==> branch cedar <==
// mips16_core
module mips16_core(
	input clk,
	input rst,  
	output [9:0] imem_addr,
	input [15:0] imem_rdata,
	output [9:0] dmem_addr,
	output dmem_we,
	output [15:0] dmem_wdata,
	input [15:0] dmem_rdata,
	input [15:0] in_data,
	output rf_we,
	output [4:0] rf_waddr,
	output [15:0] rf_wdata
	);
Settings: LEC_CHECK=0, ABC_AREA=1, CAP_MARGIN=0, CORE_MARGIN=2, CORE_UTILIZATION=72, CTS_CLUSTER_DIAMETER=390, CTS_CLUSTER_SIZE=15, PLACE_DENSITY_LB_ADDON=0.05, SETUP_SLACK_MARGIN=1.62, SLEW_MARGIN=20; clock period 13.3 ns.
run.sh (not shown) runs the stock make flow with config.mk's settings and CLKGATE_MAP_FILE=.
==> branch willow: changes against branch cedar <==
ABC_AREA = unset   (was 1)
CAP_MARGIN = 20   (was 0)
CORE_UTILIZATION = 50   (was 72)
CTS_CLUSTER_DIAMETER = unset   (was 390)
CTS_CLUSTER_SIZE = unset   (was 15)
HOLD_SLACK_MARGIN = 0.3   (was unset)
PLACE_DENSITY_LB_ADDON = unset   (was 0.05)
SETUP_SLACK_MARGIN = unset   (was 1.62)
==> flow/constraint.sdc (replaced) <==
create_clock -name core_clock -period 36.1 [get_ports {clk}]
set_input_delay 7.2200 -clock core_clock [delete_from_list [all_inputs] [get_ports {clk}]]
set_output_delay 7.2200 -clock core_clock [all_outputs]
set_load 0.01 [all_outputs]
==> branch yarrow: changes against branch cedar <==
ABC_AREA = unset   (was 1)
CAP_MARGIN = 20   (was 0)
CORE_UTILIZATION = 65   (was 72)
CTS_CLUSTER_DIAMETER = unset   (was 390)
CTS_CLUSTER_SIZE = unset   (was 15)
MAX_ROUTING_LAYER = met4   (was unset)
PLACE_DENSITY_LB_ADDON = unset   (was 0.05)
SETUP_SLACK_MARGIN = unset   (was 1.62)
==> flow/constraint.sdc (replaced) <==
create_clock -name core_clock -period 36.8 [get_ports {clk}]
set_input_delay 7.3600 -clock core_clock [delete_from_list [all_inputs] [get_ports {clk}]]
set_output_delay 7.3600 -clock core_clock [all_outputs]
set_load 0.01 [all_outputs]
==> branch violet: changes against branch cedar <==
CAP_MARGIN = 20   (was 0)
CELL_PAD_IN_SITES_GLOBAL_PLACEMENT = 0   (was unset)
CORE_ASPECT_RATIO = 0.54   (was unset)
CORE_UTILIZATION = 40   (was 72)
CTS_CLUSTER_DIAMETER = unset   (was 390)
CTS_CLUSTER_SIZE = 20   (was 15)
GPL_ROUTABILITY_DRIVEN = 1   (was unset)
GPL_TIMING_DRIVEN = 0   (was unset)
MIN_ROUTING_LAYER = met2   (was unset)
PLACE_DENSITY_LB_ADDON = unset   (was 0.05)
SETUP_SLACK_MARGIN = 4.82   (was 1.62)
TNS_END_PERCENT = 75   (was unset)
==> flow/constraint.sdc (replaced) <==
create_clock -name core_clock -period 72.2 [get_ports {clk}]
set_input_delay 14.4400 -clock core_clock [delete_from_list [all_inputs] [get_ports {clk}]]
set_output_delay 14.4400 -clock core_clock [all_outputs]
set_load 0.01 [all_outputs]
==> results <==
Branch cedar failed in global routing. Branch yarrow never finished: it broke off in global routing with GRT-0232. Branch willow completed and failed the layout checks on negative setup slack. Branch violet never finished: it broke off in global routing.
Between branch willow and branch violet, the lower area after synthesis is in branch violet (gap 1.7%, measured against branch violet).
Die area: branch cedar < branch yarrow < branch willow < branch violet.
In branch willow the synthesized cell count is lower than in branch cedar, by about 14%.


==> trial 48: inputs <==
mips16_core again, from the RTL that the note above started with.
export LEC_CHECK = 0
export ABC_AREA = 1
export CAP_MARGIN = 20
export CORE_MARGIN = 2
export CORE_UTILIZATION = 72
export CTS_CLUSTER_DIAMETER = 397
export CTS_CLUSTER_SIZE = 10
export PLACE_DENSITY_LB_ADDON = 0.11
export SLEW_MARGIN = 20
create_clock -name core_clock -period 20.2 [get_ports {clk}]
==> inputs of build 32, as changes to trial 48 <==
- ABC_AREA: 1 -> default
- CORE_UTILIZATION: 72 -> 40
- CTS_CLUSTER_DIAMETER: 397 -> default
- CTS_CLUSTER_SIZE: 10 -> default
- PLACE_DENSITY_LB_ADDON: 0.11 -> default
==> flow/constraint.sdc (replaced) <==
create_clock -name core_clock -period 28.0 [get_ports {clk}]
set_input_delay 5.6000 -clock core_clock [delete_from_list [all_inputs] [get_ports {clk}]]
set_output_delay 5.6000 -clock core_clock [all_outputs]
set_load 0.01 [all_outputs]
==> summary of the runs <==
- Build 32 produced a layout that fails on negative setup slack. Trial 48 stopped in 5_1_grt.
- Against build 32, the synthesized cell count of trial 48 is larger by about 16%.
- Against trial 48, the die size of build 32 is larger by about 80%.
- Against build 32, the area after synthesis of trial 48 is smaller by 1.6%.


==> inputs of 03-08 <==
mips16_core again, from the RTL that the note above started with.
==> flow/config.mk <==
export PLATFORM = sky130hd
export DESIGN_NAME = mips16_core
export DESIGN_NICKNAME = mips16_core
export VERILOG_FILES = /design/flow/design.v
export SDC_FILE = /design/flow/constraint.sdc
export NUM_CORES = 4
export LEC_CHECK = 0
export CAP_MARGIN = 20
export CORE_MARGIN = 2
export CORE_UTILIZATION = 72
export CTS_CLUSTER_DIAMETER = 202
export CTS_CLUSTER_SIZE = 41
export MAX_ROUTING_LAYER = met4
export PLACE_DENSITY = 0.66
export SETUP_SLACK_MARGIN = 2.84
export SLEW_MARGIN = 20
==> flow/constraint.sdc <==
create_clock -name core_clock -period 36.8 [get_ports {clk}]
set_input_delay 7.3600 -clock core_clock [delete_from_list [all_inputs] [get_ports {clk}]]
set_output_delay 7.3600 -clock core_clock [all_outputs]
set_load 0.01 [all_outputs]
==> 06-01 (differences from 03-08) <==
Settings changed: ABC_AREA set to 1, CORE_UTILIZATION 72 to 64, CTS_CLUSTER_DIAMETER 202 to unset, CTS_CLUSTER_SIZE 41 to 95, MAX_ROUTING_LAYER met4 to unset, PLACE_DENSITY 0.66 to 0.35, SETUP_SLACK_MARGIN 2.84 to unset.
==> flow/constraint.sdc (replaced) <==
create_clock -name core_clock -period 38.0 [get_ports {clk}]
set_input_delay 7.6000 -clock core_clock [delete_from_list [all_inputs] [get_ports {clk}]]
set_output_delay 7.6000 -clock core_clock [all_outputs]
set_load 0.01 [all_outputs]
==> 05-22 (differences from 03-08) <==
Settings changed: ABC_AREA set to 1, CORE_UTILIZATION 72 to 68, CTS_CLUSTER_DIAMETER 202 to 352, CTS_CLUSTER_SIZE 41 to 100, MAX_ROUTING_LAYER met4 to unset, PLACE_DENSITY 0.66 to 0.4, SETUP_SLACK_MARGIN 2.84 to unset, TNS_END_PERCENT set to 10.
==> flow/constraint.sdc (replaced) <==
create_clock -name core_clock -period 24.1 [get_ports {clk}]
set_input_delay 4.8200 -clock core_clock [delete_from_list [all_inputs] [get_ports {clk}]]
set_output_delay 4.8200 -clock core_clock [all_outputs]
set_load 0.01 [all_outputs]
==> 09-21 (differences from 03-08) <==
Settings changed: ABC_AREA set to 1, CORE_UTILIZATION 72 to 40, CTS_CLUSTER_DIAMETER 202 to unset, CTS_CLUSTER_SIZE 41 to unset, GPL_ROUTABILITY_DRIVEN set to 0, MAX_ROUTING_LAYER met4 to unset, PLACE_DENSITY 0.66 to unset, SETUP_SLACK_MARGIN 2.84 to unset, TNS_END_PERCENT set to 10.
==> flow/constraint.sdc (replaced) <==
create_clock -name core_clock -period 60.1 [get_ports {clk}]
set_input_delay 12.0200 -clock core_clock [delete_from_list [all_inputs] [get_ports {clk}]]
set_output_delay 12.0200 -clock core_clock [all_outputs]
set_load 0.01 [all_outputs]
==> results <==
quantity                                                                        06-01                   03-08        09-21                   05-22
Yosys xor share                                                                0.0230                  0.0210       0.0230                  0.0230
Synthesized area                                                           46500 um^2              47200 um^2   46500 um^2              46500 um^2
Placed cell count                                                                7929                    7154         7793                    7958
Post-synthesis chip area from yosys                                        46500 um^2              47200 um^2   46500 um^2              46500 um^2
Share of synthesized cell area in and, or, nand and nor gates                   0.343                   0.218        0.343                   0.343
Synthesized Nets                                                                 6803                    5919         6803                    6803
Number of standard cells after synthesis                                         6428                    5544         6428                    6428
Average cell area after synthesis                                           7.23 um^2               8.52 um^2    7.23 um^2               7.23 um^2
# resized after CTS                                                               212                     114            0                      85
Multiplexer share of the synthesized area                                           0                  0.0557            0                       0
FA/HA/MAJ Cells, Area Fraction                                                  0.101                  0.0993        0.101                   0.101
Sequential element share of the synthesized area                                0.350                   0.344        0.350                   0.350
Share of Yosys cell area claimed by the top area cell type                      0.344                   0.339        0.344                   0.344
Inserted Clock Buffers                                                             56                      17           66                       9
Outcome                                                        stopped before the end  stopped before the end  timing/DRC/antenna clean  stopped before the end
Stage where the flow stopped                                                  5_1_grt                 5_1_grt            -                 5_1_grt
Detailed Place HPWL                                                         155000 um               174000 um    132000 um               150000 um
Number of standard cells reported by yosys                                       6428                    5544         6428                    6428
Total core area                                                            71700 um^2              64700 um^2  116000 um^2              67400 um^2
Number of library cell types mapped by synthesis                                   70                     109           70                      70


==> 07-21: inputs <==
Starting RTL as in the previous note.
clock: 32.5 ns
lec_check: 0
cap_margin: 20
cell_pad_in_sites_global_placement: 1
core_aspect_ratio: 0.61
core_margin: 2
core_utilization: 40
cts_cluster_size: 20
gpl_routability_driven: 0
gpl_timing_driven: 0
place_density_lb_addon: 0.24
setup_slack_margin: 4.82
slew_margin: 20
tns_end_percent: 75
==> inputs of 03-20, as changes to 07-21 <==
ABC_AREA = 1   (was default)
CELL_PAD_IN_SITES_GLOBAL_PLACEMENT = default   (was 1)
CORE_ASPECT_RATIO = default   (was 0.61)
CORE_UTILIZATION = 72   (was 40)
CTS_CLUSTER_SIZE = 15   (was 20)
GPL_ROUTABILITY_DRIVEN = default   (was 0)
GPL_TIMING_DRIVEN = default   (was 0)
HOLD_SLACK_MARGIN = 0.3   (was default)
PLACE_DENSITY_LB_ADDON = 0.05   (was 0.24)
SETUP_SLACK_MARGIN = 3.6   (was 4.82)
TNS_END_PERCENT = default   (was 75)
==> flow/constraint.sdc (replaced) <==
create_clock -name core_clock -period 13.0 [get_ports {clk}]
set_input_delay 2.6000 -clock core_clock [delete_from_list [all_inputs] [get_ports {clk}]]
set_output_delay 2.6000 -clock core_clock [all_outputs]
set_load 0.01 [all_outputs]
==> inputs of 10-17, as changes to 07-21 <==
ABC_AREA = 1   (was default)
CELL_PAD_IN_SITES_GLOBAL_PLACEMENT = default   (was 1)
CORE_ASPECT_RATIO = default   (was 0.61)
CORE_UTILIZATION = 58   (was 40)
CTS_CLUSTER_SIZE = default   (was 20)
GPL_ROUTABILITY_DRIVEN = default   (was 0)
GPL_TIMING_DRIVEN = default   (was 0)
PLACE_DENSITY_LB_ADDON = default   (was 0.24)
SETUP_SLACK_MARGIN = default   (was 4.82)
TNS_END_PERCENT = default   (was 75)
==> flow/constraint.sdc (replaced) <==
create_clock -name core_clock -period 36.5 [get_ports {clk}]
set_input_delay 7.3000 -clock core_clock [delete_from_list [all_inputs] [get_ports {clk}]]
set_output_delay 7.3000 -clock core_clock [all_outputs]
set_load 0.01 [all_outputs]
==> inputs of 12-15, as changes to 07-21 <==
ABC_AREA = 1   (was default)
CELL_PAD_IN_SITES_GLOBAL_PLACEMENT = default   (was 1)
CORE_ASPECT_RATIO = default   (was 0.61)
CORE_UTILIZATION = 58   (was 40)
CTS_CLUSTER_SIZE = default   (was 20)
GPL_ROUTABILITY_DRIVEN = default   (was 0)
GPL_TIMING_DRIVEN = default   (was 0)
HOLD_SLACK_MARGIN = 0.27   (was default)
PLACE_DENSITY_LB_ADDON = default   (was 0.24)
SETUP_SLACK_MARGIN = 5.0   (was 4.82)
TNS_END_PERCENT = 5   (was 75)
==> flow/constraint.sdc (replaced) <==
create_clock -name core_clock -period 24.1 [get_ports {clk}]
set_input_delay 4.8200 -clock core_clock [delete_from_list [all_inputs] [get_ports {clk}]]
set_output_delay 4.8200 -clock core_clock [all_outputs]
set_load 0.01 [all_outputs]
==> job_summary.md <==
### Metrics collected by this job

| Metric | Value |
|---|---|
| Most frequent cell after synthesis | `nor2_1` |
| Place WS | `-20.31 ns` |
| Status | `aborted with a tool error` |
| Last stage | `5_1_grt` |
| Err | `[ERROR GRT-0232] Routing congestion too high. Check the congestion heatmap in the GUI.` |
Source of the figures above: 07-21

==> job_summary.md <==
## Implementation flow summary

| Metric | Value |
|---|---|
| Status | `finished with violations` |
| Final worst slack | `-1.73 ns` |
| Place WS | `-2.27 ns` |
| # setup viols final | `537` |
| Fail Reasons | `negative setup slack` |
Source of the figures above: 10-17

==> job_summary.md <==
### Metrics collected by this job

| Metric | Value |
|---|---|
| Status | `aborted with a tool error` |
| Yosys reg bits | `546` |
| Place WS | `-21.51 ns` |
| Post-synth top cells | `nand2_1 (1838), nand3_1 (946), nor2_1 (746)` |
| Err | `[ERROR GRT-0116] Global routing finished with congestion. Check the congestion regions in the DRC Viewer.` |
| Most frequent cell after synthesis | `nand2_1` |
| GR Util met1 | `0.942` |
| Last stage | `5_1_grt` |
| Logic family by area | `simple AND/OR/NAND/NOR gates` |
| Yosys warns | `7` |
Source of the figures above: 03-20

==> job_summary.md <==
### Metrics collected by this job

| Metric | Value |
|---|---|
| Place WS | `-12.55 ns` |
| Number of enable flip-flop cells | `533` |
| Last stage | `5_1_grt` |
| Mux cell area share | `0` |
| Err | `[ERROR GRT-0116] Global routing finished with congestion. Check the congestion regions in the DRC Viewer.` |
| GRT Overall Usage | `0.695` |
| Status | `aborted with a tool error` |
| Most frequent cell after synthesis | `nand2_1` |
Source of the figures above: 12-15

